==> inputs of onyx <==
==> flow/design.v <==
module alu (
  input [32-1:0] a, b, 
  input [2:0] s, 
  input ext,addcom,
  output [32-1:0] y );
  wire [4:0] shamt;
  wire signed [31:0] sa, sb, sy, slt;
  wire [31:0] sltu;
  wire [31:0] yy;
  assign sa = $signed(a);
  assign sb = $signed(b);
  assign shamt = b[4:0];
  assign sy = sa >>> shamt;
  assign sltu = a <b ? 1:0;
  assign slt = sa <sb ? 1:0;
  assign y = addcom ?  a+b: yy;
  assign yy = s==3'b000 & ext ? a-b:
  			 s==3'b000 & ~ext ? a+b:
             s==3'b100 ? a ^ b:
             s==3'b110 ? a | b:
             s==3'b111 ? a & b:
             s==3'b010 ? slt:
             s==3'b011 ? sltu:
             s==3'b001 ? a << shamt:
             s==3'b101 & ~ext ? a >> shamt:
             s==3'b101 & ext ? sy: 0;
endmodule
module rfile (
 input clk,
 input [5-1:0] a1, a2, a3,
 output [32-1:0] rd1, rd2,
 input [32-1:0] wd3,
 input we3);
	reg [32-1:0] rf[0:32-1];
	assign rd1 = |a1 == 0 ? 0: rf[a1];
	assign rd2 = |a2 == 0 ? 0: rf[a2];
	always @(negedge clk) 
		if(we3) rf[a3] <= wd3;
endmodule
module rv32i (
    input clk,
    rst_n,
    input [32-1:0] instr,
    input [32-1:0] readdata,
    output reg [32-1:0] pc,
    output [32-1:0] adrdata,
    output [32-1:0] writedata,
    output we,
    output ecall
);
  reg [32-1:0] pcplus4D;
  wire [32-1:0] pcplus4;
  reg [32-1:0] pcBranchMissed;
  reg [32-1:0] instrD;
  wire stall;
  wire btakenD;
  wire bra_op;
  assign pcplus4 = pc + 4;
  wire pre_bra_op;
  wire [32-1:0] pcbranch;
  wire branchMiss;
  reg [1:0] bra_history[0:31];
  wire [4:0] bra_history_address;
  reg [4:0] bra_history_addressD;
  wire [12:0] imm_bF;
  wire [2:0] funct3F;
  wire [6:0] funct7F;
  wire [7-1:0] opcodeF;
  wire [5-1:0] rs1F, rs2F, rdF;
  wire [19:0] sextF;
  assign {funct7F, rs2F, rs1F, funct3F, rdF, opcodeF} = instr;
  assign sextF = {20{instr[31]}};
  assign imm_bF = {funct7F[6], rdF[0], funct7F[5:0], rdF[4:1], 1'b0};
  assign pre_bra_op = (opcodeF == 7'b1100011);
  assign pcbranch = pcplus4 + {sextF[18:0], imm_bF};
  assign bra_history_address = pc[6:2];
  wire bra_history_now;
  assign bra_history_now = bra_history[bra_history_address][1];
  always @(posedge clk or negedge rst_n) begin
    if (!rst_n) instrD <= 0;
    else if (!stall & branchMiss & bra_op) instrD <= 32'b0000000000000000000000000_0110011;
    else if (!stall) instrD <= instr;
  end
  integer i;
  always @(posedge clk or negedge rst_n) begin
    if (!rst_n) begin
      pc <= 0;
      pcBranchMissed <= 0;
      bra_history_addressD <= 0;
    end else if (!stall & branchMiss & bra_op) pc <= pcBranchMissed;
    else if (!stall & pre_bra_op & bra_history_now) begin
      pc <= pcbranch;
      pcBranchMissed <= pcplus4;
      bra_history_addressD <= bra_history_address;
    end else if (!stall & pre_bra_op & !bra_history_now) begin
      pc <= pcplus4;
      pcBranchMissed <= pcbranch;
      bra_history_addressD <= bra_history_address;
    end else if (!stall & branchMiss & bra_op) pc <= pcBranchMissed;
    else if (!stall) pc <= pcplus4;
  end
  always @(posedge clk or negedge rst_n) begin
    if (!rst_n) begin
      for (i = 0; i < 32; i = i + 1) begin
        bra_history[i] <= 2'b10;
      end
    end else if (!stall & bra_op & btakenD & bra_history[bra_history_addressD] != 2'b11)
      bra_history[bra_history_addressD] <= bra_history[bra_history_addressD] + 1;
    else if (!stall & bra_op & !btakenD & bra_history[bra_history_addressD] != 2'b00)
      bra_history[bra_history_addressD] <= bra_history[bra_history_addressD] - 1;
  end
  wire addcom;
  wire [2:0] funct3;
  wire [6:0] funct7;
  wire [5-1:0] rs1, rs2, rd;
  wire [32-1:0] reg1, reg2, reg1f, reg2f;
  wire [7-1:0] opcode;
  wire [ 5-1:0] shamt;
  wire [7-1:0] func;
  wire [11:0] imm_i, imm_s;
  wire [12:0] imm_b;
  wire [20:0] imm_j, imm_u;
  wire rwe;
  wire alu_op, imm_op;
  wire sw_op, beq_op, bne_op, blt_op, bge_op, bltu_op, bgeu_op, lw_op;
  wire slt_op, ecall_op;
  wire lui_op;
  wire ext;
  wire signed [31:0] sreg1, sreg2;
  wire [19:0] sext;
  wire [32-1:0] imm;
  reg [32-1:0] immE, reg1E, reg2E;
  wire [32-1:0] resultdata;
  reg [5-1:0] rdE, rdW;
  reg [2:0] funct3E;
  reg extE, sw_opE, lw_opE, lw_opM, lui_opE, ecall_opE, rweE, rweM, addcomE;
  reg [5-1:0] rdM;
  reg rweW, alu_opE;
  reg [5-1:0] rs1E, rs2E;
  wire lwstall, branchstall;
  reg [32-1:0] resultM;
  assign sreg1 = $signed(reg1f);
  assign sreg2 = $signed(reg2f);
  assign {funct7, rs2, rs1, funct3, rd, opcode} = instrD;
  assign sext = {20{instrD[31]}};
  assign imm_i = {funct7, rs2};
  assign imm_s = {funct7, rd};
  assign imm_b = {funct7[6], rd[0], funct7[5:0], rd[4:1], 1'b0};
  assign imm_j = {instrD[31], instrD[19:12], instrD[20], instrD[30:21], 1'b0};
  assign imm_u = instrD[31:12];
  assign sw_op = (opcode == 7'b0100011) & (funct3 == 3'b010);
  assign lw_op = (opcode == 7'b0000011) & (funct3 == 3'b010);
  assign alu_op = (opcode == 7'b0110011);
  assign imm_op = (opcode == 7'b0010011);
  assign bra_op = (opcode == 7'b1100011);
  assign lui_op = (opcode == 7'b0110111);
  assign beq_op = bra_op & (funct3 == 3'b000);
  assign bne_op = bra_op & (funct3 == 3'b001);
  assign blt_op = bra_op & (funct3 == 3'b100);
  assign bge_op = bra_op & (funct3 == 3'b101);
  assign bltu_op = bra_op & (funct3 == 3'b110);
  assign bgeu_op = bra_op & (funct3 == 3'b111);
  assign ecall_op = (opcode == 7'b1110011) & (funct3 == 3'b000);
  assign ext = alu_op & funct7[5];
  assign imm = imm_op | lw_op ? {sext, imm_i}:
				sw_op ? {sext, imm_s}:
	      lui_op ? {imm_u,12'b0}: {sext[10:0], imm_j};
  assign rwe = lw_op | alu_op | imm_op | lui_op;
  assign addcom = (lw_op | sw_op);
  rfile rfile_1 (
      .clk(clk),
      .rd1(reg1),
      .a1 (rs1),
      .rd2(reg2),
      .a2 (rs2),
      .wd3(resultdata),
      .a3 (rdW),
      .we3(rweW)
  );
  assign lwstall = ((rs1 == rdE) | ((rs2 == rdE) & !imm_op)) & lw_opE;
  assign branchstall =  (bra_op & rweE & (rs1 == rdE | rs2 == rdE)) |
      (bra_op & lw_opM & (rs1 == rdM | rs2 == rdM));
  assign stall = lwstall | branchstall;
  assign branchMiss = btakenD != bra_history[bra_history_addressD][1];
  assign reg1f = (rs1 != 0) & (rs1 == rdM) & rweM ? resultM : reg1;
  assign reg2f = (rs2 != 0) & (rs2 == rdM) & rweM ? resultM : reg2;
  assign btakenD = beq_op & (reg1f == reg2f) | bne_op & (reg1f != reg2f) |
		blt_op & (sreg1<sreg2)  | bge_op & (sreg1>=sreg2)  |
		bltu_op & (reg1f<reg2f)  | bgeu_op & (reg1f>=reg2f);
  always @(posedge clk or negedge rst_n) begin
    if (!rst_n) begin
      reg1E <= 0;
      reg2E <= 0;
      rdE <= 0;
      rs1E <= 0;
      rs2E <= 0;
      funct3E <= 0;
      sw_opE <= 0;
      lw_opE <= 0;
      ecall_opE <= 0;
      lui_opE <= 0;
      alu_opE <= 0;
      rweE <= 0;
      addcomE <= 0;
      extE <= 0;
      immE <= 0;
    end else if (stall) begin
      sw_opE <= 0;
      rweE   <= 0;
      lw_opE <= 0;
    end else begin
      reg1E <= reg1f;
      reg2E <= reg2f;
      rdE <= rd;
      rs1E <= rs1;
      rs2E <= rs2;
      funct3E <= funct3;
      sw_opE <= sw_op;
      lw_opE <= lw_op;
      ecall_opE <= ecall_op;
      lui_opE <= lui_op;
      alu_opE <= alu_op;
      rweE <= rwe;
      addcomE <= addcom;
      extE <= ext;
      immE <= imm;
    end
  end
  wire [32-1:0] srca, srcb, alub, result, aluresult;
  reg [32-1:0] alubM;
  reg sw_opM, ecall_opM;
  wire [32-1:0] fdata;
  reg  [32-1:0] fdataW;
  assign result = lui_opE ? immE : aluresult;
  assign srca = rweM & rs1E!=0 & rdM == rs1E ? resultM:
				rweW & rs1E!=0 & rdW == rs1E ? fdataW: reg1E;
  assign srcb = alu_opE ? alub : immE;
  assign alub = rweM & rs2E!=0 & rdM == rs2E ? resultM:
				rweW & rs2E!=0 & rdW == rs2E ? fdataW: reg2E;
  alu alu_1 (
      .a(srca),
      .b(srcb),
      .s(funct3E),
      .ext(extE),
      .addcom(addcomE),
      .y(aluresult)
  );
  always @(posedge clk or negedge rst_n) begin
    if (!rst_n) begin
      resultM <= 0;
      alubM <= 0;
      rdM <= 0;
      rweM <= 0;
      sw_opM <= 0;
      lw_opM <= 0;
      ecall_opM <= 0;
    end else begin
      resultM <= result;
      alubM <= alub;
      rdM <= rdE;
      rweM <= rweE;
      sw_opM <= sw_opE;
      lw_opM <= lw_opE;
      ecall_opM <= ecall_opE;
    end
  end
  reg lw_opW, ecall_opW;
  reg [32-1:0] resultW;
  reg [32-1:0] readdataW;
  assign we = sw_opM;
  assign adrdata = resultM;
  assign writedata = alubM;
  assign fdata = lw_opM ? readdata : resultM;
  always @(posedge clk or negedge rst_n) begin
    if (!rst_n) begin
      lw_opW <= 0;
      ecall_opW <= 0;
      rdW <= 0;
      rweW <= 0;
      fdataW <= 0;
      resultW <= 0;
      readdataW <= 0;
    end else begin
      lw_opW <= lw_opM;
      ecall_opW <= ecall_opM;
      rdW <= rdM;
      rweW <= rweM;
      readdataW <= readdata;
      fdataW <= fdata;
      resultW <= resultM;
    end
  end
  assign ecall = ecall_opW;
  assign resultdata = lw_opW ? readdataW : resultW;
endmodule
==> flow/run.sh <==
#!/bin/bash
# the make line also repeats each setting of config.mk as NAME=value (left out here)
make -C /OpenROAD-flow-scripts/flow DESIGN_CONFIG=/design/flow/config.mk WORK_HOME=/design/flow/orfs CLKGATE_MAP_FILE= finish
==> flow/config.mk <==
export PLATFORM = sky130hd
export DESIGN_NAME = rv32i
export DESIGN_NICKNAME = rv32i
export VERILOG_FILES = /design/flow/design.v
export SDC_FILE = /design/flow/constraint.sdc
export NUM_CORES = 4
export LEC_CHECK = 0
export CAP_MARGIN = 0
export CORE_MARGIN = 2
export CORE_UTILIZATION = 72
export CTS_CLUSTER_DIAMETER = 390
export CTS_CLUSTER_SIZE = 93
export PLACE_DENSITY = 0.39
export SLEW_MARGIN = 40
==> flow/constraint.sdc <==
create_clock -name core_clock -period 6.33 [get_ports {clk}]
set_input_delay 1.2660 -clock core_clock [delete_from_list [all_inputs] [get_ports {clk}]]
set_output_delay 1.2660 -clock core_clock [all_outputs]
set_load 0.01 [all_outputs]
==> tundra (differences from onyx) <==
==> flow/config.mk (replaced) <==
export PLATFORM = sky130hd
export DESIGN_NAME = rv32i
export DESIGN_NICKNAME = rv32i
export VERILOG_FILES = /design/flow/design.v
export SDC_FILE = /design/flow/constraint.sdc
export NUM_CORES = 4
export LEC_CHECK = 0
export ABC_AREA = 1
export CAP_MARGIN = 30
export CELL_PAD_IN_SITES_DETAIL_PLACEMENT = 2
export CELL_PAD_IN_SITES_GLOBAL_PLACEMENT = 2
export CORE_ASPECT_RATIO = 1.62
export CORE_MARGIN = 2
export CORE_UTILIZATION = 58
export CTS_CLUSTER_DIAMETER = 252
export GPL_ROUTABILITY_DRIVEN = 0
export MIN_ROUTING_LAYER = met2
export PLACE_DENSITY_LB_ADDON = 0.08
export SLEW_MARGIN = 35
export TNS_END_PERCENT = 25
==> flow/constraint.sdc (replaced) <==
create_clock -name core_clock -period 8.26 [get_ports {clk}]
set_input_delay 1.6520 -clock core_clock [delete_from_list [all_inputs] [get_ports {clk}]]
set_output_delay 1.6520 -clock core_clock [all_outputs]
set_load 0.01 [all_outputs]
==> yarrow (differences from onyx) <==
==> flow/config.mk (replaced) <==
export PLATFORM = sky130hd
export DESIGN_NAME = rv32i
export DESIGN_NICKNAME = rv32i
export VERILOG_FILES = /design/flow/design.v
export SDC_FILE = /design/flow/constraint.sdc
export NUM_CORES = 4
export LEC_CHECK = 0
export CAP_MARGIN = 40
export CORE_MARGIN = 2
export CORE_UTILIZATION = 58
export SLEW_MARGIN = 40
==> flow/constraint.sdc (replaced) <==
create_clock -name core_clock -period 7.9 [get_ports {clk}]
set_input_delay 1.5800 -clock core_clock [delete_from_list [all_inputs] [get_ports {clk}]]
set_output_delay 1.5800 -clock core_clock [all_outputs]
set_load 0.01 [all_outputs]
==> maple (differences from onyx) <==
==> flow/config.mk (replaced) <==
export PLATFORM = sky130hd
export DESIGN_NAME = rv32i
export DESIGN_NICKNAME = rv32i
export VERILOG_FILES = /design/flow/design.v
export SDC_FILE = /design/flow/constraint.sdc
export NUM_CORES = 4
export LEC_CHECK = 0
export ABC_AREA = 0
export CAP_MARGIN = 20
export CELL_PAD_IN_SITES_DETAIL_PLACEMENT = 1
export CELL_PAD_IN_SITES_GLOBAL_PLACEMENT = 2
export CORE_ASPECT_RATIO = 1.24
export CORE_MARGIN = 7
export CORE_UTILIZATION = 40
export GPL_TIMING_DRIVEN = 0
export HOLD_SLACK_MARGIN = 0.02
export MAX_ROUTING_LAYER = met4
export MIN_ROUTING_LAYER = met2
export PLACE_DENSITY_LB_ADDON = 0.19
export SLEW_MARGIN = 35
export TNS_END_PERCENT = 80
==> flow/constraint.sdc (replaced) <==
create_clock -name core_clock -period 6.92 [get_ports {clk}]
set_input_delay 1.3840 -clock core_clock [delete_from_list [all_inputs] [get_ports {clk}]]
set_output_delay 1.3840 -clock core_clock [all_outputs]
set_load 0.01 [all_outputs]
==> notes <==
- yarrow produced a layout that fails on setup timing. tundra aborted during global placement without I/O (3_1_place_gp_skip_io). maple aborted during global routing (5_1_grt) (GRT-0116). onyx stopped in global routing (5_1_grt) (GRT-0116).
- Die size: maple is higher than tundra (47%).
- In area after synthesis, maple and onyx do not differ.
- Synthesized cell count is the same in yarrow and onyx.
